[flow/design.v]
	parameter cmp = 5'b11000;
	parameter load_r = 5'b11001;
	parameter store_r = 5'b11010;
	parameter br = 5'b11011;
	parameter cmpi = 5'b11100;
	parameter load = 5'b11101;
	parameter store = 5'b11110;
	parameter load_i = 5'b11111;
	parameter b = 5'b10000;
	parameter beq = 5'b10001;
	parameter bne = 5'b10010;
	parameter bhe = 5'b10011;
	parameter bst = 5'b10100;
	parameter bleq = 5'b10101;
	parameter blne = 5'b10110;
	parameter bl = 5'b10111;
	parameter WORD_SIZE = 16, ALU_OP_SIZE = 3, REG_ADDR_SIZE = 3;
module mux2(out, select, in0, in1, in2, in3);
	parameter WORD_SIZE = 16;
	output reg [WORD_SIZE-1:0] out;
	input [WORD_SIZE-1:0] in0, in1, in2, in3;
	input [1:0] select;
	always@* begin
		case(select)
			2'b00: out = in0;
			2'b01: out = in1;
			2'b10: out = in2;
			2'b11: out = in3;
		endcase
	end
endmodule
module ALU(out, flags, op, in_a, in_b);
	parameter WORD_SIZE = 16, OP_SIZE = 3;
	output reg[WORD_SIZE-1:0] out;
	output[WORD_SIZE-1:0] flags;
	input[OP_SIZE-1:0] op;
	input[WORD_SIZE-1:0] in_a;
	input[WORD_SIZE-1:0] in_b;
	always@(op,in_a,in_b) begin
		case(op)
			1'b0: out = in_a + in_b;
			1'b1: out = in_a - in_b;
			2'b10: out = ~in_a;
			2'b11: out = in_a & in_b;
			3'b100: out = in_a | in_b;
			3'b101: out = in_a ^ in_b;
			3'b110: out = in_a * in_b;
			3'b111: out = in_a >> in_b;
		endcase
	end
	assign flags[WORD_SIZE-1:3] = 0;
	assign flags[0] = (in_a == in_b);
	assign flags[1] = (in_a >= in_b);
	assign flags[2] = (out == 0);
endmodule
module register_file(reg_buff1, reg_buff2, write, addr1, addr2, addr_in,
							data_in, clk, write_buff1, write_buff2);
	parameter WORD_SIZE = 16, REG_NUM = 8;
	output reg [WORD_SIZE-1:0] reg_buff1,reg_buff2;
	input write, clk, write_buff1, write_buff2;
	input [2:0] addr1, addr2, addr_in;
	input [WORD_SIZE-1:0] data_in;
	reg [WORD_SIZE-1:0] reg_file[REG_NUM-1:0];
	always@(posedge clk) begin
		if(write_buff1)
			reg_buff1 <= reg_file[addr1];
		if(write_buff2)
			reg_buff2 <= reg_file[addr2];
	end
	always@(posedge clk) begin
		if(write) reg_file[addr_in] <= data_in;
	end
endmodule
module ir_decode(instruction_reg, reg_addr2, reg_addr1, reg_addr_in,
					  imm1, imm2, imm3, alu_op, opcode);
	parameter cmp = 5'b11000;
	parameter load_r = 5'b11001;
	parameter store_r = 5'b11010;
	parameter br = 5'b11011;
	parameter cmpi = 5'b11100;
	parameter load = 5'b11101;
	parameter store = 5'b11110;
	parameter load_i = 5'b11111;
	parameter b = 5'b10000;
	parameter beq = 5'b10001;
	parameter bne = 5'b10010;
	parameter bhe = 5'b10011;
	parameter bst = 5'b10100;
	parameter bleq = 5'b10101;
	parameter blne = 5'b10110;
	parameter bl = 5'b10111;
	parameter WORD_SIZE = 16, ALU_OP_SIZE = 3, REG_ADDR_SIZE = 3;
	input [WORD_SIZE-1:0] instruction_reg;
	output [REG_ADDR_SIZE-1:0] reg_addr1, reg_addr_in;
	output reg [REG_ADDR_SIZE-1:0] reg_addr2;
	output [10:0] imm1;
	output [7:0] imm2;
	output [4:0] imm3;
	output [ALU_OP_SIZE-1:0] alu_op;
	output [4:0] opcode;
	wire [REG_ADDR_SIZE-1:0] rc, rb, ra;
	assign ra = instruction_reg[2:0];
	assign rb = instruction_reg[5:3];
	assign rc = instruction_reg[8:6];
	assign imm1 = instruction_reg[10:0];
	assign imm2 = instruction_reg[10:3];
	assign imm3 = instruction_reg[10:6];
	assign opcode = instruction_reg[15:11];
	assign alu_op = (opcode == load_r || opcode == store_r) ? 3'b000 : opcode[2:0];
	parameter lr = 3'b111;
	assign reg_addr1 = (opcode == br || opcode == store || opcode == cmp || opcode == cmpi) ? ra : rb;
	always@(*) begin
		if(opcode == store_r) reg_addr2 = ra;
		else if(opcode == cmp) reg_addr2 = rb;
		else reg_addr2 = rc;
	end
	assign reg_addr_in = (opcode == bl) ? lr : ra;
endmodule
module control_unit(clk, reset, ALU_in2_mux, mem_out_mux, PC_mux, memory_addr_mux, data_in_mux,
						  reg_buff1_write, reg_buff2_write, status_reg_write, ALU_out_write,
						  reg_write, PC_write, IR_write, memory_write, opcode, status_reg);
	parameter cmp = 5'b11000;
	parameter load_r = 5'b11001;
	parameter store_r = 5'b11010;
	parameter br = 5'b11011;
	parameter cmpi = 5'b11100;
	parameter load = 5'b11101;
	parameter store = 5'b11110;
	parameter load_i = 5'b11111;
	parameter b = 5'b10000;
	parameter beq = 5'b10001;
	parameter bne = 5'b10010;
	parameter bhe = 5'b10011;
	parameter bst = 5'b10100;
	parameter bleq = 5'b10101;
	parameter blne = 5'b10110;
	parameter bl = 5'b10111;
	parameter WORD_SIZE = 16, ALU_OP_SIZE = 3, REG_ADDR_SIZE = 3;
	input clk, reset;
	input [4:0] opcode;
	input [WORD_SIZE-1:0] status_reg;
	output reg mem_out_mux;
	output reg [1:0] ALU_in2_mux, PC_mux, memory_addr_mux, data_in_mux;
	output reg reg_buff1_write, reg_buff2_write, status_reg_write, ALU_out_write;
	output reg reg_write, PC_write, IR_write, memory_write;
	parameter fetch = 0, decode = 1, execute = 2, memory_access = 3, write_back = 4, reset_st = 5;
	reg [2:0] stage;
	always @(*) begin
		disable_write_signals;
		zero_muxes;
		case(stage)
			fetch: begin
				memory_addr_mux = 0;
				IR_write = 1;
				PC_mux = 0;
				PC_write = 1;
			end
			decode: begin
				reg_buff1_write = (alu_op(opcode) || inst_type(opcode) == 2 ||
										 opcode == store ||  opcode == store_r ||
										 opcode == load_r || cmp_op(opcode));
				reg_buff2_write = (inst_type(opcode) == 1 || opcode == cmp ||
										 opcode == store_r || opcode == cmp);
			end
			execute: begin
				if((inst_type(opcode) == 1 || opcode == cmp)) ALU_in2_mux = 0;
				else if(opcode == cmpi) ALU_in2_mux = 2;
				else ALU_in2_mux = 1;
				ALU_out_write = 1;
				if(opcode != load_r && opcode != store_r) status_reg_write = 1;
			end
			memory_access: begin
				if(opcode == load || opcode == load_r) begin
					if(opcode == load) memory_addr_mux = 2;
					else memory_addr_mux = 3;
					data_in_mux = 1;
					reg_write = 1;
				end
				if(opcode == store || opcode == store_r) begin
					if(opcode == store) memory_addr_mux = 2;
					else memory_addr_mux = 3;
					mem_out_mux = (opcode == store);
					memory_write = 1;
				end
			end
			write_back: begin
				if(write_reg_file(opcode)) begin
					if(opcode == load_i) data_in_mux = 2;
					else if(opcode == bl) data_in_mux = 3;
					else if(alu_op(opcode)) data_in_mux = 0;
					reg_write = 1;
				end
				if(inst_type(opcode) == 4 || opcode == br) begin
					if(opcode == br) PC_mux = 2;
					else PC_mux = 1;
					PC_write = 1;
				end
			end
			reset_st: begin
				PC_mux = 3;
				PC_write = 1;
			end
		endcase
	end
	always @(posedge clk or posedge reset) begin
		if(reset) begin
			stage <= reset_st;
		end else
		case(stage)
			fetch: stage <= decode;
			decode:
				if(opcode == load_i || opcode == br || (inst_type(opcode) == 4 &&	
						~cancel_branch(opcode, status_reg[1:0])))
					stage <= write_back;
				else if(cancel_branch(opcode, status_reg[1:0]))
					stage <= fetch;
				else if(opcode == load || opcode == store)
					stage <= memory_access;
				else
					stage <= execute;
			execute:
				if(cmp_op(opcode))
					stage <= fetch;
				else if(opcode == load_r || opcode == store_r)
					stage <= memory_access;
				else
					stage <= write_back;
			memory_access: stage <= fetch;
			write_back: stage <= fetch;
			reset_st: stage <= fetch;
		endcase
	end
	task disable_write_signals;
		{reg_buff1_write, reg_buff2_write, status_reg_write, ALU_out_write, 
			reg_write, PC_write, IR_write, memory_write} = 0;
	endtask
	task zero_muxes;
		{ALU_in2_mux, mem_out_mux, PC_mux, memory_addr_mux, data_in_mux} = 0;
	endtask
	function [2:0] inst_type;
		input [4:0] op;
		if(op[4:3] == 2'b00) inst_type = 1;
		else if(op[4:2] == 3'b110 || op[4:3] == 2'b01) inst_type = 2;
		else if(op[4:2] == 3'b111) inst_type = 3;
		else if(op[4:3] == 2'b10) inst_type = 4;
		else inst_type = 0;
	endfunction
	function alu_op;
		input [4:0] op;
		alu_op = ~op[4];
	endfunction
	function write_reg_file;
		input [4:0] op;
		write_reg_file = (op == load_i || op == bl || alu_op(op));
	endfunction
	function cancel_branch;
		input [4:0] op;
		input [1:0] cond;
		cancel_branch = (((op == beq) && ~cond[0]) || ((op == bne) && cond[0])
							||((op == bleq) && ~cond[0]) || ((op == blne) && cond[0])
							||((op == bhe) && ~cond[1]) || ((op == bst) && cond[1]));
	endfunction
	function cmp_op;
		input [4:0] op;
		cmp_op = (op == cmp || op == cmpi);
	endfunction
	function load_op;
		input [4:0] op;
		load_op = (op == load || op == load_r);
	endfunction
	function store_op;
		input [4:0] op;
		store_op = (op == store || op == store_r);
	endfunction
endmodule
module datapath(clk, ALU_in2_mux, mem_out_mux, PC_mux, memory_addr_mux, data_in_mux,
					 reg_buff1_write, reg_buff2_write, status_reg_write, ALU_out_write,
					 reg_write, PC_write, IR_write,
					 memory_in, memory_addr, memory_out,
					 opcode, status_reg);
	parameter WORD_SIZE = 16, ALU_OP_SIZE = 3, REG_ADDR_SIZE = 3;
	input clk;
	input mem_out_mux;
	input [1:0] ALU_in2_mux, PC_mux, memory_addr_mux, data_in_mux;
	input reg_buff1_write, reg_buff2_write, status_reg_write, ALU_out_write;
	input reg_write, PC_write, IR_write;
	input [WORD_SIZE-1:0] memory_in;
	output [WORD_SIZE-1:0] memory_addr, memory_out;
	output [4:0] opcode;
	output reg [WORD_SIZE-1:0] status_reg;
	reg [WORD_SIZE-1:0] ALU_out_buff, PC, inst_reg;
	wire [WORD_SIZE-1:0] ALU_out, ALU_flags, ALU_in2, PC_in_wire;
	wire [WORD_SIZE-1:0] reg_buff1, reg_buff2, data_in;
	wire [REG_ADDR_SIZE-1:0] reg_addr1, reg_addr2, reg_addr_in;
	wire [ALU_OP_SIZE-1:0] ALU_op;
	wire [10:0] imm1;
	wire [7:0] imm2;
	wire [4:0] imm3;
	mux2 reg_file_mux(data_in, data_in_mux, ALU_out_buff, memory_in, imm2, PC);
	register_file registers(reg_buff1, reg_buff2, reg_write, reg_addr1, reg_addr2,
									reg_addr_in, data_in, clk, reg_buff1_write, reg_buff2_write);
	ALU alu(ALU_out, ALU_flags, ALU_op, reg_buff1, ALU_in2);
	mux2 ALU_mux(ALU_in2, ALU_in2_mux, reg_buff2, imm3, imm2, 0);
	always@(posedge clk) if(ALU_out_write) ALU_out_buff <= ALU_out;
	always@(posedge clk) if(status_reg_write) status_reg <= ALU_flags;
	ir_decode ir_decode(inst_reg, reg_addr2, reg_addr1, reg_addr_in,
				 imm1, imm2, imm3, ALU_op, opcode);
	always@(posedge clk) if(IR_write) inst_reg <= memory_in;
	mux2 PC_mux2(PC_in_wire, PC_mux, PC+1, imm1, reg_buff1, 0);
	always@(posedge clk) if(PC_write) PC <= PC_in_wire;
	mux2 Memory_mux2(memory_addr, memory_addr_mux, PC, reg_buff1, imm2, ALU_out_buff);
	assign memory_out = (mem_out_mux) ? reg_buff1 : reg_buff2;
endmodule
module CPU(clk, reset, memory_in, memory_addr, memory_out, memory_write);
	parameter WORD_SIZE = 16, ALU_OP_SIZE = 3, REG_ADDR_SIZE = 3;
	input clk, reset;
	input [WORD_SIZE-1:0] memory_in;
	output [WORD_SIZE-1:0] memory_addr, memory_out;
	output memory_write;
	wire mem_out_mux;
	wire [1:0] ALU_in2_mux, PC_mux, memory_addr_mux, data_in_mux;
	wire reg_buff1_write, reg_buff2_write, status_reg_write, ALU_out_write;
	wire reg_write, PC_write, IR_write;
	wire [4:0] opcode;
	wire [WORD_SIZE-1:0] status_reg;
	control_unit control_unit(clk, reset, ALU_in2_mux, mem_out_mux, PC_mux, memory_addr_mux, data_in_mux,
					 reg_buff1_write, reg_buff2_write, status_reg_write, ALU_out_write,
					 reg_write, PC_write, IR_write, memory_write, opcode, status_reg);
	datapath datapath(clk, ALU_in2_mux, mem_out_mux, PC_mux, memory_addr_mux, data_in_mux,
				reg_buff1_write, reg_buff2_write, status_reg_write, ALU_out_write,
				reg_write, PC_write, IR_write,
				memory_in, memory_addr, memory_out,
				opcode, status_reg);
endmodule
[flow/run.sh]
#!/bin/bash
# the make line also repeats each setting of config.mk as NAME=value (left out here)
make -C /OpenROAD-flow-scripts/flow DESIGN_CONFIG=/design/flow/config.mk WORK_HOME=/design/flow/orfs CLKGATE_MAP_FILE= finish
[flow/config.mk]
export PLATFORM = sky130hd
export DESIGN_NAME = CPU
export DESIGN_NICKNAME = CPU
export VERILOG_FILES = /design/flow/design.v
export SDC_FILE = /design/flow/constraint.sdc
export NUM_CORES = 4
export LEC_CHECK = 0
export ABC_AREA = 1
export CAP_MARGIN = 10
export CELL_PAD_IN_SITES_GLOBAL_PLACEMENT = 0
export CORE_MARGIN = 2
export CORE_UTILIZATION = 72
export GPL_TIMING_DRIVEN = 1
export SETUP_SLACK_MARGIN = 2.3
export SLEW_MARGIN = 20
export TNS_END_PERCENT = 35
[flow/constraint.sdc]
create_clock -name core_clock -period 11.0 [get_ports {clk}]
set_input_delay 2.2000 -clock core_clock [delete_from_list [all_inputs] [get_ports {clk}]]
set_output_delay 2.2000 -clock core_clock [all_outputs]
set_load 0.01 [all_outputs]
==> GITHUB_STEP_SUMMARY, run 1 <==
## Implementation flow summary

| Metric | Value |
|---|---|
| Run status | finished clean |
| Syn Inst Count | 2168 |
| CP Launch Point | control_unit.stage[3]$_DFF_PP0_ |
| Top cells, area | edfxtp_1 35%, fa_1 9.1%, nand2_1 8.5%, inv_1 7.3%, ha_1 7.2% |
| Synth top cell by count | nand2_1 |
| Io pins | 51 |
| Final Util | 79.4% |
| Crit path DAT | 8.33 ns |
| Final Max Tran Viols | 0 |
| Top cells by count | 404 x nand2_1, 345 x inv_1, 210 x edfxtp_1 |
| Nets | 2381 |
| Post-Route Setup TNS | 0 ns |
| FF-to-FF Start | control_unit.stage[3]$_DFF_PP0_ |
| Worst-path clk slew | around 0.07 ns |
| Layout area overhead | 8.20% |
| Hold_ws | 0.554 ns |
| GP Congestion | 1.07 |
| Gr usage total | 52.2% |
| Fmax | between 100 and 150 MHz |
| Number of fill cells | 1513 |
| Total CTS buffers | 22 |
| Setup crit end | datapath.ALU_out_buff[14]$_DFFE_PP_ |
| # Post-CTS Setup Buffers | 0 |
| Final setup vio count | 0 |
| Worst path depth | 34 |
| Cell Type Count | 64 |
| Core Util at FP | 73.3% |
| Avg WL per Cell | 27.2 µm |
| Die footprint | 0.0261 mm² |
| Final hold violations | 0 |
| Ys flops | 216 |
| Tool warnings | between 60 and 70 |
| Max Buffers Root-to-Sink | 3 |
| Sequential share of the synthesized area | 36.2% |
| Post-Syn Area | ~0.018 mm² |
| Area after DPL | 0.0186 mm² |
| YS warnings | 14 |
| IO buf count | around 50 |
| Yosys stat area | around 0.018 mm² |
| Syn avg cell area | between 8 and 9 µm² |
| Post-synth EDFFs | 210 |
| Yosys cell count | 2168 |
| CP Launch Type | register |
| Final period utilization | roughly three quarters |
| Clk sink count | between 200 and 250 |
| Hold_buf cts | 0 |
| Crit path kind | register to register |
| Clk Tree Root Cell | clkbuf_16 |
| Synth mux share | 0% |
| CP dominant cell by count | nand2_1 |
| Post-DP HPWL | 45.8 mm |
| Syn Nets | 2369 |
| Worst clock skew | 0.0344 ns |
| Vias in the first global route | 17.4k |
| Core Box Area | roughly 0.024 mm² |
| DRC | 0 |
| FFs w/ async S/R, synth | 2.78% |
| Final ANT Viol Nets | 0 |
| Slew at the pin closest to its max-slew limit | roughly 1.2 ns |
| Comb area leader | simple AND/OR/NAND/NOR gates |
| Post-CTS Resized | 0 |
| First-pass GRT wire length | slightly above 100 mm |
| Hold/Removal Path Class | register to register |
| Worst-path maximum fanout | 24 |
| Crit-path max cell delay | 0.95 ns |
| Worst setup EP type | register |
| Rows | ~57 |
| Worst hold path endpoint | control_unit.stage[1]$_DFF_PP0_ |
| Via Count | approximately 18k |
| AND-OR/OR-AND Cells, Area Fraction | 17.6% |
| Grt ovf | 0 |
| FF-to-FF path depth | 34 |
| RSZ-0062 raised after global routing | no |
| Synth Area in Simple Gates | 18.6% |
| Min Tclk post-route | 8.05 ns |
| Initial antenna violation count | 4 |
| Clk ins delay skew pair | between 0.5 and 0.6 ns |
| FA/HA/MAJ Cells, Area Fraction | between 10% and 20% |
| Hold path depth | 2 |
| Commonest flop | edfxtp_1 |
| Max-cap viol count | 0 |
| Crit-path slowest cell | dfrtp_1 |
| CTS tree | yes |
| Largest net degree at the start of global routing | between 100 and 150 |
| Initial DRC Count | around 3.7k |
| WL final | 68.4 mm |
| Die Span Y | between 150 and 200 µm |
| H-tree Lvls | 1 |
| Crit-path leading delay family | adder cells |
| Reg2reg end | datapath.ALU_out_buff[14]$_DFFE_PP_ |
| Max-area cell share | 35.4% |
| TritonRoute pass-1 iters | 10 |
| WP buf/inv | 7 |
| XOR Share, Synth | ~1.1% |
| Critical path data required time | between 10 and 15 ns |
| Relative slew margins | 17.3% |
| Synth area leader | edfxtp_1 |
| Hold Startpoint | control_unit.stage[5]$_DFF_PP0_ |
| Die X | between 150 and 200 µm |
| Vias per cell | 7.09 |
| Reg-to-reg slack, setup | 2.95 ns |
| Fin area | 0.0193 mm² |
routing by layer:
metal | track usage (%) | part of all wire, % | vias up
met2 | 81.6 | 44 | 1894
li1 | - | - | 7336
met4 | 41.4 | 11 | 4
met1 | 57.5 | 30 | 8020
met3 | 19.1 | 16 | 614
met5 | 0 | 0.064 | -
cell type report:
cell class	count	area (µm²)	share of cell area, %
clock inverters	10	81.3	0.421
well taps	324	405	2.10
multi-input cells	1493	9620	49.8
inverters	365	1380	7.15
diodes	2	5.00	0.0259
repair buffers	82	761	3.94
clock buffers	28	594	3.08
flip-flops and latches	216	6460	33.5
metrics by stage:
step | setup slack (ns) | instances
2_1_floorplan | 4.01 | 2168
3_3_place_gp | 3.42 | 2479
3_5_place_dp | 3.07 | 2479
4_1_cts | 3.09 | 2517
5_1_grt | 2.56 | 2519
6_report | 2.95 | 2520
==> inputs of run 2 (changes only) <==
Settings changed: ABC_AREA 1 to default, CAP_MARGIN 10 to 20, CELL_PAD_IN_SITES_GLOBAL_PLACEMENT 0 to default, CTS_CLUSTER_DIAMETER from default to 147, GPL_TIMING_DRIVEN 1 to default, MAX_ROUTING_LAYER from default to met4, PLACE_DENSITY from default to 0.66, SETUP_SLACK_MARGIN 2.3 to 1.66, TNS_END_PERCENT 35 to 5.
Clock period 11.0 ns to 5.8 ns, I/O delays scaled along.
==> GITHUB_STEP_SUMMARY, run 2 <==
### Metrics collected by this job

| Metric | Value |
|---|---|
| Max-area cell share | 36.4% (was 35.4%) |
| Clk sink count | 216 (unchanged) |
| Die X | 159 µm (was 161 µm) |
| FFs w/ async S/R, synth | 2.78% (unchanged) |
| Synth Area in Simple Gates | 11.5% (was 18.6%) |
| Synth top cell by count | edfxtp_1 (was nand2_1) |
| Die Span Y | 159 µm (was 161 µm) |
| Core Box Area | 0.0235 mm² (was 0.0243 mm²) |
| Max Buffers Root-to-Sink | 3 (unchanged) |
| Yosys cell count | 1617 (was 2168) |
| H-tree Lvls | 1 (unchanged) |
| Top cells, area | edfxtp_1 36%, fa_1 9.4%, mux4_2 8.3%, ha_1 7.4%, nand2_1 3.7% (was edfxtp_1 35%, fa_1 9.1%, nand2_1 8.5%, inv_1 7.3%, ha_1 7.2%) |
| Grt ovf | 138 |
| Die footprint | 0.0253 mm² (was 0.0261 mm²) |
| Cell Type Count | 73 (was 64) |
| Commonest flop | edfxtp_1 (unchanged) |
| AND-OR/OR-AND Cells, Area Fraction | 11.4% (was 17.6%) |
| Core Util at FP | 73.5% (was 73.3%) |
| Ys flops | 216 (unchanged) |
| Post-DP HPWL | 47.8 mm (was 45.8 mm) |
| Syn Inst Count | 1617 (was 2168) |
| Synth area leader | edfxtp_1 (unchanged) |
| Post-Syn Area | 0.0173 mm² (was 0.0178 mm²) |
| Clk Tree Root Cell | clkbuf_16 (unchanged) |
| Err | [ERROR GRT-0232] Routing congestion too high. Check the congestion heatmap in the GUI. |
| Hold_buf cts | 0 (unchanged) |
| GP Congestion | 1.04 (was 1.07) |
| Sequential share of the synthesized area | 37.3% (was 36.2%) |
| Io pins | 51 (unchanged) |
| IO buf count | 50 (unchanged) |
| Comb area leader | adder cells (was simple AND/OR/NAND/NOR gates) |
| Rows | 56 (was 57) |
| Syn Nets | 1818 (was 2369) |
| Yosys stat area | 0.0173 mm² (was 0.0178 mm²) |
| Top cells by count | 210 x edfxtp_1, 169 x nand2_1, 164 x inv_1 (was 404 x nand2_1, 345 x inv_1, 210 x edfxtp_1) |
| Synth mux share | 13.6% (was 0%) |
| XOR Share, Synth | 3.47% (was 1.08%) |
| Total CTS buffers | 22 (unchanged) |
| YS warnings | 14 (unchanged) |
| FA/HA/MAJ Cells, Area Fraction | 16.8% (was 16.2%) |
| DP Cell Count | 2066 (was 2479) |
| Gr usage total | 80.7% |
| Post-synth EDFFs | 210 (unchanged) |
| Failing step | global routing (5_1_grt) |
| Syn avg cell area | 10.7 µm² (was 8.23 µm²) |
| Run status | did not finish (was finished clean) |
## run 2: per-layer routing
metal	GRT usage (%)	overflow
met1	79.6	5
met2	93.9	72
met3	65.6	7
met4	79.7	54
met5	-	-
## run 2: stage by stage
| step | setup slack, ns | TNS [ns] | instance area (µm²) |
|---|---|---|---|
| after floorplan | -0.740 | -2.59 | 17500 |
| after global placement | -0.759 | -4.27 | 19300 |
| after detailed placement | -0.986 | -6.30 | 19300 |
| after CTS | -0.956 | -5.03 | 20300 |
## run 2: repair_timing
| item | in CTS |
|---|---|
| setup endpoints to repair | 56 |
| resized | 73 |
| buffers inserted | 11 |
| pin swaps | 35 |
==> inputs of run 3 (changes only) <==
Settings changed: ABC_AREA from default to 1, CORE_ASPECT_RATIO from default to 0.88, CTS_CLUSTER_DIAMETER 147 to 392, CTS_CLUSTER_SIZE from default to 14, MAX_ROUTING_LAYER met4 to default, PLACE_DENSITY 0.66 to 0.37, SETUP_SLACK_MARGIN 1.66 to 0.39, SLEW_MARGIN 20 to 5, TNS_END_PERCENT 5 to default.
Clock period 5.8 ns to 1.53 ns, I/O delays scaled along.
==> GITHUB_STEP_SUMMARY, run 3 <==
### Metrics collected by this job

| Metric | Value |
|---|---|
| Run status | did not finish (unchanged) |
| Failing step | clock tree synthesis (4_1_cts) (was global routing (5_1_grt)) |
| Err | [ERROR DPL-0038] Utilization greater than 100%, impossible to legalize (was [ERROR GRT-0232] Routing congestion too high. Check the congestion heatmap in the GUI.) |
| FFs w/ async S/R, synth | 2.78% (unchanged) |
| Synth Area in Simple Gates | 18.6% (was 11.5%) |
| Yosys stat area | 0.0178 mm² (was 0.0173 mm²) |
| Core Util at FP | 72.5% (was 73.5%) |
| Sequential share of the synthesized area | 36.2% (was 37.3%) |
| Ys flops | 216 (unchanged) |
| Synth area leader | edfxtp_1 (unchanged) |
| Syn Nets | 2369 (was 1818) |
| Max-area cell share | 35.4% (was 36.4%) |
| Synth top cell by count | nand2_1 (was edfxtp_1) |
| Die footprint | 0.0261 mm² (was 0.0253 mm²) |
| Commonest flop | edfxtp_1 (unchanged) |
| YS warnings | 14 (unchanged) |
| Post-synth EDFFs | 210 (unchanged) |
| Syn avg cell area | 8.23 µm² (was 10.7 µm²) |
| Syn Inst Count | 2168 (was 1617) |
| Synth mux share | 0% (was 13.6%) |
| DP Cell Count | 2900 (was 2066) |
| Post-DP HPWL | 54.3 mm (was 47.8 mm) |
| Io pins | 51 (unchanged) |
| GP Congestion | 1.14 (was 1.04) |
| Core Box Area | 0.0246 mm² (was 0.0235 mm²) |
| Post-Syn Area | 0.0178 mm² (was 0.0173 mm²) |
| FA/HA/MAJ Cells, Area Fraction | 16.2% (was 16.8%) |
| Top cells, area | edfxtp_1 35%, fa_1 9.1%, nand2_1 8.5%, inv_1 7.3%, ha_1 7.2% (was edfxtp_1 36%, fa_1 9.4%, mux4_2 8.3%, ha_1 7.4%, nand2_1 3.7%) |
| Cell Type Count | 64 (was 73) |
| XOR Share, Synth | 1.08% (was 3.47%) |
| Yosys cell count | 2168 (was 1617) |
| AND-OR/OR-AND Cells, Area Fraction | 17.6% (was 11.4%) |
| IO buf count | 50 (unchanged) |
| Rows | 54 (was 56) |
| Comb area leader | simple AND/OR/NAND/NOR gates (was adder cells) |
| Die X | 172 µm (was 159 µm) |
| Top cells by count | 404 x nand2_1, 345 x inv_1, 210 x edfxtp_1 (was 210 x edfxtp_1, 169 x nand2_1, 164 x inv_1) |
| Die Span Y | 152 µm (was 159 µm) |
-- run 3: metrics by stage --
stage	instance area, µm²	setup slack, ns
floorplan	18700	-4.59
global placement	22600	-4.54
detailed placement	22600	-5.07
==> inputs of run 4 (changes only) <==
Settings changed: CAP_MARGIN 20 to 10, CELL_PAD_IN_SITES_DETAIL_PLACEMENT from default to 2, CELL_PAD_IN_SITES_GLOBAL_PLACEMENT from default to 3, CORE_ASPECT_RATIO 0.88 to 1.37, CORE_MARGIN 2 to 8, CORE_UTILIZATION 72 to 63, CTS_CLUSTER_DIAMETER 392 to 82, CTS_CLUSTER_SIZE 14 to 72, GPL_ROUTABILITY_DRIVEN from default to 0, HOLD_SLACK_MARGIN from default to -0.02, MAX_ROUTING_LAYER from default to met4, PLACE_DENSITY 0.37 to default, SETUP_SLACK_MARGIN 0.39 to 1.84, SLEW_MARGIN 5 to 20, TNS_END_PERCENT from default to 80.
Clock period 1.53 ns to 10.0 ns, I/O delays scaled along.
==> GITHUB_STEP_SUMMARY, run 4 <==
### Metrics collected by this job

| Metric | Value |
|---|---|
| Syn Nets | 2369 (unchanged) |
| Err | [ERROR GPL-0301] Utilization 138.345 % exceeds 100%. (was [ERROR DPL-0038] Utilization greater than 100%, impossible to legalize) |
| Comb area leader | simple AND/OR/NAND/NOR gates (unchanged) |
| AND-OR/OR-AND Cells, Area Fraction | 17.6% (unchanged) |
| Die Span Y | 213 µm (was 152 µm) |
| Post-synth EDFFs | 210 (unchanged) |
| Ys flops | 216 (unchanged) |
| Die footprint | 0.0340 mm² (was 0.0261 mm²) |
| Die X | 160 µm (was 172 µm) |
| FFs w/ async S/R, synth | 2.78% (unchanged) |
| Commonest flop | edfxtp_1 (unchanged) |
| FA/HA/MAJ Cells, Area Fraction | 16.2% (unchanged) |
| Rows | 72 (was 54) |
| Top cells, area | edfxtp_1 35%, fa_1 9.1%, nand2_1 8.5%, inv_1 7.3%, ha_1 7.2% (unchanged) |
| Failing step | global placement without I/O (3_1_place_gp_skip_io) (was clock tree synthesis (4_1_cts)) |
| XOR Share, Synth | 1.08% (unchanged) |
| Synth top cell by count | nand2_1 (unchanged) |
| Run status | did not finish (unchanged) |
| Syn avg cell area | 8.23 µm² (unchanged) |
| Core Box Area | 0.0280 mm² (was 0.0246 mm²) |
| Top cells by count | 404 x nand2_1, 345 x inv_1, 210 x edfxtp_1 (unchanged) |
| Yosys stat area | 0.0178 mm² (unchanged) |
| Syn Inst Count | 2168 (unchanged) |
| Synth Area in Simple Gates | 18.6% (unchanged) |
| Synth mux share | 0% (unchanged) |
| Max-area cell share | 35.4% (unchanged) |
| YS warnings | 14 (unchanged) |
| Yosys cell count | 2168 (unchanged) |
| Synth area leader | edfxtp_1 (unchanged) |
| Post-Syn Area | 0.0178 mm² (unchanged) |
| Cell Type Count | 64 (unchanged) |
| Sequential share of the synthesized area | 36.2% (unchanged) |
| Core Util at FP | 63.7% (was 72.5%) |
==> inputs of run 5 (changes only) <==
Settings changed: ABC_AREA 1 to default, CELL_PAD_IN_SITES_DETAIL_PLACEMENT 2 to default, CELL_PAD_IN_SITES_GLOBAL_PLACEMENT 3 to 0, CORE_ASPECT_RATIO 1.37 to default, CORE_MARGIN 8 to 2, CORE_UTILIZATION 63 to 21, CTS_CLUSTER_DIAMETER 82 to default, CTS_CLUSTER_SIZE 72 to default, GPL_ROUTABILITY_DRIVEN 0 to default, GPL_TIMING_DRIVEN from default to 0, HOLD_SLACK_MARGIN -0.02 to default, MAX_ROUTING_LAYER met4 to met5, MIN_ROUTING_LAYER from default to met2, SETUP_SLACK_MARGIN 1.84 to 0.83, TNS_END_PERCENT 80 to default.
Clock period 10.0 ns to 6.3 ns, I/O delays scaled along.
==> GITHUB_STEP_SUMMARY, run 5 <==
## Implementation flow summary

| Metric | Value |
|---|---|
| Synth area leader | edfxtp_1 (unchanged) |
| Comb area leader | adder cells (was simple AND/OR/NAND/NOR gates) |
| Critical path data required time | 6.58 ns |
| Final WS setup | -0.770 ns |
| Grt ovf | 0 |
| CP dominant cell by count | fa_1 |
| Gr usage total | 22.8% |
| Initial DRC Count | approximately 4.4k |
| Synth top cell by count | edfxtp_1 (was nand2_1) |
| TritonRoute pass-1 iters | ~54 |
| Crit-path leading delay family | adder cells |
| Max-area cell share | 36.4% (was 35.4%) |
| Core Util at FP | 21.1% (was 63.7%) |
| Top cells by count | 210 x edfxtp_1, 169 x nand2_1, 164 x inv_1 (was 404 x nand2_1, 345 x inv_1, 210 x edfxtp_1) |
| Worst slack, placed | -1.20 ns |
| Final setup vio count | 6 |
| CTS tree | yes |
| IO buf count | ~50 |
| Fmax | about 140 MHz |
| Final period utilization | 112% |
| Post-synth EDFFs | 210 (unchanged) |
| H-tree Lvls | 1 |
| Initial antenna violation count | 0 |
| Crit-path max cell delay | 0.73 ns |
| Syn avg cell area | 10.7 µm² (was 8.23 µm²) |
| Vias in the first global route | 21.2k |
| Final Max Tran Viols | 0 |
| Commonest flop | edfxtp_1 (unchanged) |
| First-pass GRT wire length | between 90 and 100 mm |
| Worst setup EP type | register |
| Final Instance Count excl. Fillers | 2843 |
| Ys flops | 216 (unchanged) |
| Post-Syn Area | 0.0173 mm² (was 0.0178 mm²) |
| Layout area overhead | 24.3% |
| Worst-path clk slew | around 0.07 ns |
| Hold path depth | 2 |
| Die Span Y | 291 µm (was 213 µm) |
| RSZ-0062 raised after global routing | yes |
| Setup crit end | datapath.ALU_out_buff[15]$_DFFE_PP_ |
| Die X | 291 µm (was 160 µm) |
| Clk sink count | 216 |
| XOR Share, Synth | 3.47% (was 1.08%) |
| GP Congestion | 1.05 |
| Top cells, area | edfxtp_1 36%, fa_1 9.4%, mux4_2 8.3%, ha_1 7.4%, nand2_1 3.7% (was edfxtp_1 35%, fa_1 9.1%, nand2_1 8.5%, inv_1 7.3%, ha_1 7.2%) |
| Nets | about 2.0k |
| Worst clock skew | 0.0283 ns |
| Via Count | roughly 19k |
| CP Cell Sequence | clkbuf_2 > inv_1 > nor2_1 > fa_1 > inv_1 > fa_2 > fa_2 > fa_1 > inv_1 > fa_1 > inv_2 > fa_1 > inv_2 > ha_4 > nand3_2 > nand2_4 > o31ai_4 > nand2b_4 > a21oi_4 > xnor3_1 > a221o_1 |
| Worst hold path endpoint | control_unit.stage[1]$_DFF_PP0_ |
| Sequential share of the synthesized area | 37.3% (was 36.2%) |
| Clk Tree Root Cell | clkbuf_16 |
| Rows | 105 (was 72) |
| Run status | finished with violations (was did not finish) |
| CP Launch Type | register |
| Hold/Removal Path Class | register to register |
| Yosys stat area | 0.0173 mm² (was 0.0178 mm²) |
| Relative slew margins | a little over a fifth |
| Hold Startpoint | control_unit.stage[5]$_DFF_PP0_ |
| SO Faults | DRC, setup timing |
| Slew at the pin closest to its max-slew limit | 1.18 ns |
| Final hold violations | 0 |
| Final Util | 26.3% |
| Crit path kind | register to register |
| Max Buffers Root-to-Sink | 3 |
| YS warnings | 14 (unchanged) |
| Io pins | 51 |
| Worst path depth | 21 |
| Crit path DAT | around 7.4 ns |
| Total CTS buffers | 24 |
| Cell Type Count | 73 (was 64) |
| AND-OR/OR-AND Cells, Area Fraction | 11.4% (was 17.6%) |
| Avg WL per Cell | 23.1 µm |
| Syn Inst Count | 1617 (was 2168) |
| Syn Nets | 1818 (was 2369) |
| Synth Area in Simple Gates | 11.5% (was 18.6%) |
| Tool warnings | 64 |
| Reg-to-reg slack, setup | -0.77 ns |
| DP Cell Count | between 2k and 3k |
| Die footprint | 0.0847 mm² (was 0.0340 mm²) |
| Synth mux share | 13.6% (was 0%) |
| Largest net degree at the start of global routing | 23 |
| WP buf/inv | 6 |
| Number of fill cells | 8568 |
| Min Tclk post-route | 7.07 ns |
| Yosys cell count | 1617 (was 2168) |
| Core Box Area | 0.0818 mm² (was 0.0280 mm²) |
| Clk ins delay skew pair | between 0.5 and 0.6 ns |
| FF-to-FF Start | datapath.registers.reg_buff1[4]$_DFFE_PP_ |
| FA/HA/MAJ Cells, Area Fraction | 16.8% (was 16.2%) |
| FFs w/ async S/R, synth | 2.78% (unchanged) |
| Final ANT Viol Nets | 0 |
| Post-Route Setup TNS | -2.98 ns |
| Worst-path maximum fanout | 10 |
| Vias per cell | 6.59 |
| Crit-path slowest cell | edfxtp_1 |
| WL final | approximately 66 mm |
| Reg2reg end | datapath.ALU_out_buff[15]$_DFFE_PP_ |
| FF-to-FF path depth | 21 |
| Max-cap viol count | 0 |
| Post-DP HPWL | 47.2 mm |
| CP Launch Point | datapath.registers.reg_buff1[4]$_DFFE_PP_ |
| DRC | 6 |
## run 5: metrics by stage
stage	hold WS (ns)	area [µm²]
2_1_floorplan	0.443	17600
3_3_place_gp	0.491	19500
3_5_place_dp	0.478	19600
4_1_cts	0.502	21100
5_1_grt	0.560	21500
6_report	0.522	21500
## run 5: timing repair
| item | CTS | global route |
|---|---|---|
| hold buffers | 0 | 0 |
| endpoints found under the hold margin | 0 | 0 |
| gates cloned | 1 | 1 |
| setup buffers | 31 | 9 |
| endpoints found under the setup margin | 12 | 15 |
| pin swaps | 38 | 33 |
| resized | 106 | 57 |
## run 5: layout make-up
cell class	instances	area (µm²)	area share (%)
Timing Repair Buffer	111	1010	4.68
Clock buffer	29	641	2.98
Inverter	171	664	3.09
Clock inverter	13	114	0.529
Sequential cell	216	6460	30.0
Multi-Input combinational cell	1139	10700	49.7
Antenna cell	3	7.51	0.0349
Buffer	91	577	2.68
Tap cell	1070	1340	6.22
## run 5: routing by layer
layer  vias to the layer above  GRT usage [%]  wire length, µm
li1                       6022              -                -
met1                      6289              -                0
met2                      5484           26.6            29600
met3                       896           29.0            26300
met4                        46           6.67             8560
met5                         -           12.0             1220
==> inputs of run 6 (changes only) <==
Settings changed: CAP_MARGIN 10 to 20, CELL_PAD_IN_SITES_GLOBAL_PLACEMENT 0 to 1, CORE_ASPECT_RATIO from default to 0.59, CORE_MARGIN 2 to 6, CORE_UTILIZATION 21 to 53, GPL_ROUTABILITY_DRIVEN from default to 1, GPL_TIMING_DRIVEN 0 to default, MAX_ROUTING_LAYER met5 to met4, PLACE_DENSITY_LB_ADDON from default to 0.16, SETUP_SLACK_MARGIN 0.83 to 0.54.
Clock period 6.3 ns to 6.83 ns, I/O delays scaled along.
==> GITHUB_STEP_SUMMARY, run 6 <==
### Metrics collected by this job

| Metric | Value |
|---|---|
| Run status | did not finish (was finished with violations) |
| Failing step | global routing (5_1_grt) |
| Err | [ERROR GRT-0116] Global routing finished with congestion. Check the congestion regions in the DRC Viewer. |
| Top cells by count | 210 x edfxtp_1, 169 x nand2_1, 164 x inv_1 (unchanged) |
| IO buf count | 50 (unchanged) |
| Post-Syn Area | 0.0173 mm² (unchanged) |
| Max-area cell share | 36.4% (unchanged) |
| Cell Type Count | 73 (unchanged) |
| Die footprint | 0.0373 mm² (was 0.0847 mm²) |
| Clk Tree Root Cell | clkbuf_16 (unchanged) |
| Syn Inst Count | 1617 (unchanged) |
| Io pins | 51 (unchanged) |
| Post-synth EDFFs | 210 (unchanged) |
| Core Box Area | 0.0319 mm² (was 0.0818 mm²) |
| FA/HA/MAJ Cells, Area Fraction | 16.8% (unchanged) |
| AND-OR/OR-AND Cells, Area Fraction | 11.4% (unchanged) |
| Syn avg cell area | 10.7 µm² (unchanged) |
| H-tree Lvls | 1 (unchanged) |
| Ys flops | 216 (unchanged) |
| Worst slack, placed | 0.0171 ns (was -1.20 ns) |
| Sequential share of the synthesized area | 37.3% (unchanged) |
| Synth top cell by count | edfxtp_1 (unchanged) |
| Yosys stat area | 0.0173 mm² (unchanged) |
| FFs w/ async S/R, synth | 2.78% (unchanged) |
| Top cells, area | edfxtp_1 36%, fa_1 9.4%, mux4_2 8.3%, ha_1 7.4%, nand2_1 3.7% (unchanged) |
| Commonest flop | edfxtp_1 (unchanged) |
| Die Span Y | 151 µm (was 291 µm) |
| Yosys cell count | 1617 (unchanged) |
| Area after DPL | 0.0189 mm² (was 0.0196 mm²) |
| XOR Share, Synth | 3.47% (unchanged) |
| Gr usage total | 72.8% |
| YS warnings | 14 (unchanged) |
| Rows | 50 (was 105) |
| Syn Nets | 1818 (unchanged) |
| Synth Area in Simple Gates | 11.5% (unchanged) |
| Clk sink count | 216 (unchanged) |
| Grt ovf | 310 |
| Synth mux share | 13.6% (unchanged) |
| Comb area leader | adder cells (unchanged) |
| Die X | 247 µm (was 291 µm) |
| Post-DP HPWL | 50.4 mm (was 47.2 mm) |
| Max Buffers Root-to-Sink | 3 (unchanged) |
| Total CTS buffers | 20 (was 24) |
| Synth area leader | edfxtp_1 (unchanged) |
| GP Congestion | 1.18 (was 1.05) |
| Core Util at FP | 54.2% (was 21.1%) |
==> run 6: stage by stage <==
stage / instances / util (%)
floorplan: 1617 / -
global placement: 2087 / 59.3
detailed placement: 2087 / 59.3
CTS: 2139 / 62.0
==> run 6: per-layer routing <==
metal | GRT overflow | global-route usage, %
met1 | - | -
met2 | 5 | 76.7
met3 | 296 | 89.5
met4 | 9 | 38.7
met5 | - | -
==> run 6: timing repair <==
item                                    4_1_cts
gates cloned                                  2
resized                                      29
pin swaps                                    20
endpoints found under the setup margin        7
setup buffers                                17
hold buffers                                  0
==> inputs of run 7 (changes only) <==
Settings changed: CELL_PAD_IN_SITES_GLOBAL_PLACEMENT 1 to default, CORE_ASPECT_RATIO 0.59 to default, CORE_MARGIN 6 to 2, CORE_UTILIZATION 53 to 72, CTS_CLUSTER_DIAMETER from default to 202, GPL_ROUTABILITY_DRIVEN 1 to default, MIN_ROUTING_LAYER met2 to default, PLACE_DENSITY_LB_ADDON 0.16 to 0.01, SETUP_SLACK_MARGIN 0.54 to default.
Clock period 6.83 ns to 6.7 ns, I/O delays scaled along.
==> GITHUB_STEP_SUMMARY, run 7 <==
### Metrics collected by this job

| Metric | Value |
|---|---|
| Area after DPL | 0.0187 mm² (was 0.0189 mm²) |
| Io pins | 51 (unchanged) |
| Synth area leader | edfxtp_1 (unchanged) |
| Yosys stat area | 0.0173 mm² (unchanged) |
| Yosys cell count | 1617 (unchanged) |
| Post-synth EDFFs | 210 (unchanged) |
| Die X | 159 µm (was 247 µm) |
| Cell Type Count | 73 (unchanged) |
| Commonest flop | edfxtp_1 (unchanged) |
| Synth Area in Simple Gates | 11.5% (unchanged) |
| Syn avg cell area | 10.7 µm² (unchanged) |
| YS warnings | 14 (unchanged) |
| XOR Share, Synth | 3.47% (unchanged) |
| Max-area cell share | 36.4% (unchanged) |
| H-tree Lvls | 1 (unchanged) |
| Rows | 56 (was 50) |
| Die Span Y | 159 µm (was 151 µm) |
| Top cells by count | 210 x edfxtp_1, 169 x nand2_1, 164 x inv_1 (unchanged) |
| Total CTS buffers | 21 (was 20) |
| Core Box Area | 0.0235 mm² (was 0.0319 mm²) |
| Post-DP HPWL | 45.0 mm (was 50.4 mm) |
| AND-OR/OR-AND Cells, Area Fraction | 11.4% (unchanged) |
| Synth mux share | 13.6% (unchanged) |
| Sequential share of the synthesized area | 37.3% (unchanged) |
| Clk Tree Root Cell | clkbuf_16 (unchanged) |
| Core Util at FP | 73.5% (was 54.2%) |
| Synth top cell by count | edfxtp_1 (unchanged) |
| DP Cell Count | 1996 (was 2087) |
| Syn Nets | 1818 (unchanged) |
| FA/HA/MAJ Cells, Area Fraction | 16.8% (unchanged) |
| Post-Syn Area | 0.0173 mm² (unchanged) |
| Comb area leader | adder cells (unchanged) |
| Syn Inst Count | 1617 (unchanged) |
| Hold_buf cts | 0 (unchanged) |
| Run status | did not finish (unchanged) |
| Ys flops | 216 (unchanged) |
| FFs w/ async S/R, synth | 2.78% (unchanged) |
| Top cells, area | edfxtp_1 36%, fa_1 9.4%, mux4_2 8.3%, ha_1 7.4%, nand2_1 3.7% (unchanged) |
| GP Congestion | 1.08 (was 1.18) |
| IO buf count | 50 (unchanged) |
| Die footprint | 0.0253 mm² (was 0.0373 mm²) |
| Clk sink count | 216 (unchanged) |
| Max Buffers Root-to-Sink | 3 (unchanged) |
| Failing step | global routing (5_1_grt) (unchanged) |
## run 7: repair_timing
item                                    in CTS
cloned                                       1
gates resized                               46
buffers inserted                            16
pin swaps                                   37
endpoints found under the setup margin       4
## run 7: per-stage QoR
| stage | hold WS, ns | TNS, ns | setup WS (ns) |
|---|---|---|---|
| after floorplan | 0.443 | 0 | 0.00131 |
| after global placement | 0.481 | 0 | 0.0209 |
| after detailed placement | 0.497 | -0.359 | -0.166 |
| after CTS | 0.535 | -0.139 | -0.0855 |
==> inputs of run 8 (changes only) <==
Settings changed: CELL_PAD_IN_SITES_GLOBAL_PLACEMENT from default to 0, CORE_MARGIN 2 to 9, CORE_UTILIZATION 72 to 52, CTS_CLUSTER_DIAMETER 202 to default, GPL_TIMING_DRIVEN from default to 0, MAX_ROUTING_LAYER met4 to default, PLACE_DENSITY_LB_ADDON 0.01 to 0.27, SETUP_SLACK_MARGIN from default to 0.47, TNS_END_PERCENT from default to 35.
Clock period 6.7 ns to 11.7 ns, I/O delays scaled along.
==> GITHUB_STEP_SUMMARY, run 8 <==
## Implementation flow summary

| Metric | Value |
|---|---|
| Synth area leader | edfxtp_1 (unchanged) |
| DP Cell Count | 2129 (was 1996) |
| Via Count | 13.7k |
| H-tree Lvls | 1 (unchanged) |
| FFs w/ async S/R, synth | 2.78% (unchanged) |
| Fmax | 109 MHz |
| Layout area overhead | 11.1% |
| Initial antenna violation count | 0 |
| Worst clock skew | approximately 0.026 ns |
| Final Max Tran Viols | 0 |
| CP Launch Point | control_unit.stage[3]$_DFF_PP0_ |
| CTS tree | yes |
| Worst-path clk slew | around 0.060 ns |
| Antenna diode count | 0 |
| Min Tclk post-route | 9.18 ns |
| XOR Share, Synth | 3.47% (unchanged) |
| Max-area cell share | 36.4% (unchanged) |
| WP buf/inv | 5 |
| Clk ins delay skew pair | 0.52 ns |
| TritonRoute pass-1 iters | 8 |
| GP Congestion | 1.01 (was 1.08) |
| Synth top cell by count | edfxtp_1 (unchanged) |
| Final period utilization | just under 80% |
| Hold path depth | 2 |
| FA/HA/MAJ Cells, Area Fraction | 16.8% (unchanged) |
| Slew at the pin closest to its max-slew limit | between 1 and 1.5 ns |
| Top cells, area | edfxtp_1 36%, fa_1 9.4%, mux4_2 8.3%, ha_1 7.4%, nand2_1 3.7% (unchanged) |
| Gr usage total | 28.2% |
| Commonest flop | edfxtp_1 (unchanged) |
| Max Buffers Root-to-Sink | 3 (unchanged) |
| Final hold violations | 0 |
| IO buf count | 50 (unchanged) |
| Worst path depth | 24 |
| FF-to-FF Start | control_unit.stage[3]$_DFF_PP0_ |
| Vias in the first global route | 13.7k |
| Crit path kind | register to register |
| Core Box Area | 0.0327 mm² (was 0.0235 mm²) |
| Hold/Removal Path Class | register to register |
| Rows | 66 (was 56) |
| Relative slew margins | 30.3% |
| Yosys stat area | 0.0173 mm² (unchanged) |
| Post-Syn Area | 0.0173 mm² (unchanged) |
| AND-OR/OR-AND Cells, Area Fraction | 11.4% (unchanged) |
| CP Cell Sequence | o21ai_1 > a21oi_1 > o221a_2 > clkbuf_1 > buf_1 > nand2_1 > fa_1 > inv_1 > fa_1 > ha_1 > fa_1 > inv_1 > fa_1 > fa_1 > inv_1 > ha_1 > or3_1 > o21ai_0 > a211oi_1 > o31ai_1 > nand2b_1 > a21oi_1 > xnor3_1 > a221o_1 |
| Post-Route Setup TNS | 0 ns |
| Final Instance Count excl. Fillers | around 2.2k |
| Fin area | 0.0192 mm² |
| Critical path data required time | 11.95 ns |
| Synth mux share | 13.6% (unchanged) |
| Worst hold path endpoint | control_unit.stage[1]$_DFF_PP0_ |
| Crit-path slowest cell | dfrtp_1 |
| Grt ovf | 0 |
| Io pins | 51 (unchanged) |
| Die X | 200 µm (was 159 µm) |
| Reg-to-reg slack, setup | 2.52 ns |
| Vias per cell | 6.32 |
| Reg2reg end | datapath.ALU_out_buff[15]$_DFFE_PP_ |
| Max-cap viol count | 0 |
| CP dominant cell by count | fa_1 |
| Crit path DAT | 9.43 ns |
| Hold_buf cts | 0 (unchanged) |
| Area after DPL | 0.0185 mm² (was 0.0187 mm²) |
| YS warnings | 14 (unchanged) |
| Crit-path leading delay family | adder cells |
| Worst setup EP type | register |
| Sequential share of the synthesized area | 37.3% (unchanged) |
| CP Launch Type | register |
| Run status | finished clean (was did not finish) |
| Nets | 1913 |
| Die Span Y | 200 µm (was 159 µm) |
| Yosys cell count | 1617 (unchanged) |
| Die footprint | 0.0402 mm² (was 0.0253 mm²) |
| Synth Area in Simple Gates | 11.5% (unchanged) |
| Post-synth EDFFs | 210 (unchanged) |
| First-pass GRT wire length | 86.4 mm |
| Total CTS buffers | 23 (was 21) |
| Largest net degree at the start of global routing | 23 |
| WL final | 57.9 mm |
| DRC | 0 |
| Avg WL per Cell | roughly 27 µm |
| Hold_ws | ~0.52 ns |
| # Post-CTS Setup Buffers | 0 (was 16) |
| Top cells by count | 210 x edfxtp_1, 169 x nand2_1, 164 x inv_1 (unchanged) |
| Final setup vio count | 0 |
| RSZ-0062 raised after global routing | no |
| Tool warnings | 61 |
| Syn Nets | 1818 (unchanged) |
| Setup crit end | datapath.ALU_out_buff[15]$_DFFE_PP_ |
| Cell Type Count | 73 (unchanged) |
| Clk sink count | 216 (unchanged) |
| Syn Inst Count | 1617 (unchanged) |
| Core Util at FP | 52.9% (was 73.5%) |
| Syn avg cell area | 10.7 µm² (unchanged) |
| Final Util | 58.8% |
| Clk Tree Root Cell | clkbuf_16 (unchanged) |
| Crit-path max cell delay | 0.91 ns |
| Post-DP HPWL | 45.1 mm (was 45.0 mm) |
| Comb area leader | adder cells (unchanged) |
| Final ANT Viol Nets | 0 |
| Post-CTS Resized | 0 (was 46) |
| Hold Startpoint | control_unit.stage[5]$_DFF_PP0_ |
| FF-to-FF path depth | 24 |
| Ys flops | 216 (unchanged) |
| Initial DRC Count | 1433 |
| Worst-path maximum fanout | 22 |
## run 8: per-layer routing
| metal | vias up | track usage [%] | part of all wire, % |
|---|---|---|---|
| met2 | 692 | 47.1 | 48 |
| li1 | 5963 | - | - |
| met3 | 163 | 4.32 | 8.0 |
| met5 | - | 0 | 0 |
| met1 | 6861 | 35.9 | 39 |
| met4 | 0 | 12.2 | 4.8 |
## run 8: layout make-up
| cell class | count | area [µm²] |
|---|---|---|
| Buffer | 91 | 370 |
| Clock buffer | 27 | 591 |
| Clock inverter | 10 | 83.8 |
| Fill cell | 2819 | 13500 |
| Inverter | 171 | 642 |
| Multi-Input combinational cell | 1139 | 9890 |
| Sequential cell | 216 | 6460 |
| Tap cell | 442 | 553 |
| Timing Repair Buffer | 70 | 634 |
## run 8: through the flow
stage | setup slack (ns)
after global routing | 2.15
after CTS | 2.63
final | 2.52
after global placement | 2.74
after detailed placement | 2.67
after floorplan | 4.36
==> inputs of run 9 (changes only) <==
Settings changed: CELL_PAD_IN_SITES_GLOBAL_PLACEMENT 0 to default, CORE_MARGIN 9 to 2, CORE_UTILIZATION 52 to 40, GPL_TIMING_DRIVEN 0 to default, PLACE_DENSITY_LB_ADDON 0.27 to default, SETUP_SLACK_MARGIN 0.47 to 0.92, TNS_END_PERCENT 35 to default.
Clock period 11.7 ns to 8.47 ns, I/O delays scaled along.
==> GITHUB_STEP_SUMMARY, run 9 <==
## Implementation flow summary

| Metric | Value |
|---|---|
| FA/HA/MAJ Cells, Area Fraction | 16.8% (unchanged) |
| Syn Nets | 1818 (unchanged) |
| AND-OR/OR-AND Cells, Area Fraction | 11.4% (unchanged) |
| RSZ-0062 raised after global routing | no (unchanged) |
| Crit path kind | register to register (unchanged) |
| First-pass GRT wire length | 86.4 mm (about the same) |
| Synth area leader | edfxtp_1 (unchanged) |
| Initial DRC Count | 1557 (was 1433) |
| FF-to-FF path depth | 24 (unchanged) |
| Vias per cell | 5.94 (was 6.32) |
| Crit-path leading delay family | adder cells (unchanged) |
| Crit-path slowest cell | fa_1 (was dfrtp_1) |
| Top cells by count | 210 x edfxtp_1, 169 x nand2_1, 164 x inv_1 (unchanged) |
| Comb. cell area | 0.00995 mm² (was 0.00989 mm²) |
| Slew at the pin closest to its max-slew limit | 1.09 ns (was 1.02 ns) |
| Run status | finished clean (unchanged) |
| Clk sink count | 216 (unchanged) |
| Post-Route Setup TNS | 0 ns (unchanged) |
| FF-to-FF Start | datapath.inst_reg[11]$_DFFE_PP_ (was control_unit.stage[3]$_DFF_PP0_) |
| Die Span Y | 212 µm (was 200 µm) |
| DRC | 0 (unchanged) |
| Final WS setup | 1.18 ns (was 2.52 ns) |
| Synth mux share | 13.6% (unchanged) |
| Final hold violations | 0 (unchanged) |
| Setup crit end | datapath.ALU_out_buff[15]$_DFFE_PP_ (unchanged) |
| Max-area cell share | 36.4% (unchanged) |
| Largest net degree at the start of global routing | 35 (was 23) |
| Post-synth EDFFs | 210 (unchanged) |
| Via Count | 13.4k (was 13.7k) |
| Final ANT Viol Nets | 0 (unchanged) |
| Post-Syn Area | 0.0173 mm² (unchanged) |
| Clk ins delay skew pair | 0.54 ns (was 0.52 ns) |
| Core Box Area | 0.0429 mm² (was 0.0327 mm²) |
| Final setup vio count | 0 (unchanged) |
| Worst path depth | 24 (unchanged) |
| Synth top cell by count | edfxtp_1 (unchanged) |
| Commonest flop | edfxtp_1 (unchanged) |
| Top cells, area | edfxtp_1 36%, fa_1 9.4%, mux4_2 8.3%, ha_1 7.4%, nand2_1 3.7% (unchanged) |
| Syn avg cell area | 10.7 µm² (unchanged) |
| CTS tree | yes (unchanged) |
| TritonRoute pass-1 iters | 6 (was 8) |
| Relative slew margins | 27.1% (was 30.3%) |
| XOR Share, Synth | 3.47% (unchanged) |
| WP buf/inv | 6 (was 5) |
| Reg2reg end | datapath.ALU_out_buff[15]$_DFFE_PP_ (unchanged) |
| Reg-to-reg slack, setup | 1.18 ns (was 2.52 ns) |
| IO buf count | 50 (unchanged) |
| Core Util at FP | 40.3% (was 52.9%) |
| Gr usage total | 26.2% (was 28.2%) |
| H-tree Lvls | 1 (unchanged) |
| Ys flops | 216 (unchanged) |
| FFs w/ async S/R, synth | 2.78% (unchanged) |
| Cell Type Count | 73 (unchanged) |
| Number of fill cells | 3974 (was 2819) |
| Yosys stat area | 0.0173 mm² (unchanged) |
| Worst-path maximum fanout | 33 (was 22) |
| Io pins | 51 (unchanged) |
| Syn Inst Count | 1617 (unchanged) |
| Total CTS buffers | 24 (was 23) |
| Vias in the first global route | 13.2k (was 13.7k) |
| Die X | 212 µm (was 200 µm) |
| Yosys cell count | 1617 (unchanged) |
| Layout area overhead | 12.6% (was 11.1%) |
| Synth Area in Simple Gates | 11.5% (unchanged) |
| Sequential share of the synthesized area | 37.3% (unchanged) |
| Crit path DAT | 7.58 ns (was 9.43 ns) |
| Worst slack, placed | 1.10 ns (was 2.67 ns) |
| Hold path depth | 2 (unchanged) |
| Final Max Tran Viols | 0 (unchanged) |
| CP Launch Point | datapath.inst_reg[11]$_DFFE_PP_ (was control_unit.stage[3]$_DFF_PP0_) |
| CP Cell Sequence | buf_4 > and4bb_1 > or3_1 > o221a_2 > inv_2 > nor2_1 > fa_1 > inv_1 > fa_1 > fa_1 > fa_1 > inv_1 > fa_1 > inv_1 > fa_1 > inv_1 > ha_1 > nand3_1 > a211oi_1 > o31ai_1 > nand2b_1 > a21oi_1 > xnor3_1 > a221o_1 (was o21ai_1 > a21oi_1 > o221a_2 > clkbuf_1 > buf_1 > nand2_1 > fa_1 > inv_1 > fa_1 > ha_1 > fa_1 > inv_1 > fa_1 > fa_1 > inv_1 > ha_1 > or3_1 > o21ai_0 > a211oi_1 > o31ai_1 > nand2b_1 > a21oi_1 > xnor3_1 > a221o_1) |
| WL final | 58.7 mm (was 57.9 mm) |
| Rows | 76 (was 66) |
| Max-cap viol count | 0 (unchanged) |
| Grt ovf | 0 (unchanged) |
| Initial antenna violation count | 1 (was 0) |
| Fmax | 137 MHz (was 109 MHz) |
| Max Buffers Root-to-Sink | 3 (unchanged) |
| Comb area leader | adder cells (unchanged) |
| Worst hold path endpoint | control_unit.stage[1]$_DFF_PP0_ (unchanged) |
| Tool warnings | 61 (unchanged) |
| Hold/Removal Path Class | register to register (unchanged) |
| Final Util | 45.4% (was 58.8%) |
| Hold Startpoint | control_unit.stage[5]$_DFF_PP0_ (unchanged) |
| Min Tclk post-route | 7.29 ns (was 9.18 ns) |
| Die footprint | 0.0449 mm² (was 0.0402 mm²) |
| Avg WL per Cell | 26.0 µm (was 26.7 µm) |
| Post-DP HPWL | 43.2 mm (was 45.1 mm) |
| Clk Tree Root Cell | clkbuf_16 (unchanged) |
| Worst clock skew | 0.0409 ns (was 0.0258 ns) |
| Storage cell area | 0.00646 mm² (unchanged) |
| CP Launch Type | register (unchanged) |
| Final period utilization | 86.0% (was 78.4%) |
| YS warnings | 14 (unchanged) |
| Worst-path clk slew | 0.07 ns (was 0.06 ns) |
| CP dominant cell by count | fa_1 (unchanged) |
| Critical path data required time | 8.76 ns (was 11.95 ns) |
| Crit-path max cell delay | 0.55 ns (was 0.91 ns) |
| Worst setup EP type | register (unchanged) |
| GP Congestion | 0.988 (was 1.01) |
| Nets | 1850 (was 1913) |
[run 9: metrics by stage]
| stage | instances | cell area, µm² | hold WS [ns] |
|---|---|---|---|
| 2_1_floorplan | 1617 | 17300 | 0.443 |
| 3_3_place_gp | 2206 | 18600 | 0.539 |
| 3_5_place_dp | 2206 | 18600 | 0.509 |
| 4_1_cts | 2250 | 19400 | 0.533 |
| 5_1_grt | 2252 | 19500 | 0.574 |
| 6_report | 2253 | 19500 | 0.523 |
[run 9: timing repair]
action	4_1_cts	5_1_grt
setup buffers	0	2
setup endpoints to repair	0	4
hold endpoints to repair	0	0
gates resized	0	6
hold buffers	0	0
[run 9: cell type report]
type	count	area share (%)
diodes	1	0.0128
clock buffers	27	3.25
clock inverters	17	1.08
inverters	171	3.31
multi-input cells	1139	51.1
flip-flops and latches	216	33.1
well taps	585	3.76
repair buffers	97	4.38
[run 9: routing by layer]
| metal | track usage, % | wire length (µm) |
|---|---|---|
| met1 | 35.7 | 24000 |
| met2 | 44.0 | 28100 |
| met3 | 3.18 | 4770 |
| met4 | 7.60 | 1900 |
| met5 | 0 | 0 |
==> inputs of run 10 (changes only) <==
Settings changed: ABC_AREA from default to 1, CELL_PAD_IN_SITES_DETAIL_PLACEMENT from default to 2, CELL_PAD_IN_SITES_GLOBAL_PLACEMENT from default to 0, CORE_ASPECT_RATIO from default to 1.34, CORE_MARGIN 2 to 4, CORE_UTILIZATION 40 to 52, CTS_CLUSTER_SIZE from default to 74, GPL_ROUTABILITY_DRIVEN from default to 1, GPL_TIMING_DRIVEN from default to 1, HOLD_SLACK_MARGIN from default to 0.14, MIN_ROUTING_LAYER from default to met1, PLACE_DENSITY from default to 0.77, SETUP_SLACK_MARGIN 0.92 to 0.47, SLEW_MARGIN 20 to 5, TNS_END_PERCENT from default to 5.
Clock period 8.47 ns to 5.85 ns, I/O delays scaled along.
==> GITHUB_STEP_SUMMARY, run 10 <==
### Metrics collected by this job

| Metric | Value |
|---|---|
| AND-OR/OR-AND Cells, Area Fraction | 17.6% (was 11.4%) |
| Io pins | 51 (unchanged) |
| Post-synth EDFFs | 210 (unchanged) |
| Commonest flop | edfxtp_1 (unchanged) |
| FA/HA/MAJ Cells, Area Fraction | 16.2% (was 16.8%) |
| Die footprint | 0.0374 mm² (was 0.0449 mm²) |
| Synth area leader | edfxtp_1 (unchanged) |
| Comb area leader | simple AND/OR/NAND/NOR gates (was adder cells) |
| Yosys stat area | 0.0178 mm² (was 0.0173 mm²) |
| GP Congestion | 1.04 (was 0.988) |
| XOR Share, Synth | 1.08% (was 3.47%) |
| Sequential share of the synthesized area | 36.2% (was 37.3%) |
| Top cells by count | 404 x nand2_1, 345 x inv_1, 210 x edfxtp_1 (was 210 x edfxtp_1, 169 x nand2_1, 164 x inv_1) |
| Die X | 168 µm (was 212 µm) |
| Core Util at FP | 52.7% (was 40.3%) |
| Core Box Area | 0.0339 mm² (was 0.0429 mm²) |
| Syn Nets | 2369 (was 1818) |
| Err | [ERROR DPL-0033] detailed placement checks failed during check placement. |
| Top cells, area | edfxtp_1 35%, fa_1 9.1%, nand2_1 8.5%, inv_1 7.3%, ha_1 7.2% (was edfxtp_1 36%, fa_1 9.4%, mux4_2 8.3%, ha_1 7.4%, nand2_1 3.7%) |
| YS warnings | 14 (unchanged) |
| Max-area cell share | 35.4% (was 36.4%) |
| Failing step | detailed placement (3_5_place_dp) |
| Ys flops | 216 (unchanged) |
| Yosys cell count | 2168 (was 1617) |
| Syn Inst Count | 2168 (was 1617) |
| Rows | 78 (was 76) |
| Synth top cell by count | nand2_1 (was edfxtp_1) |
| Synth mux share | 0% (was 13.6%) |
| Syn avg cell area | 8.23 µm² (was 10.7 µm²) |
| Post-Syn Area | 0.0178 mm² (was 0.0173 mm²) |
| FFs w/ async S/R, synth | 2.78% (unchanged) |
| Run status | did not finish (was finished clean) |
| Synth Area in Simple Gates | 18.6% (was 11.5%) |
| IO buf count | 50 (unchanged) |
| Die Span Y | 222 µm (was 212 µm) |
| Cell Type Count | 64 (was 73) |
[run 10: per-stage QoR]
stage	hold slack, ns	setup WS, ns	instances
global placement	0.505	-0.199	2717
floorplan	0.458	-0.273	2168
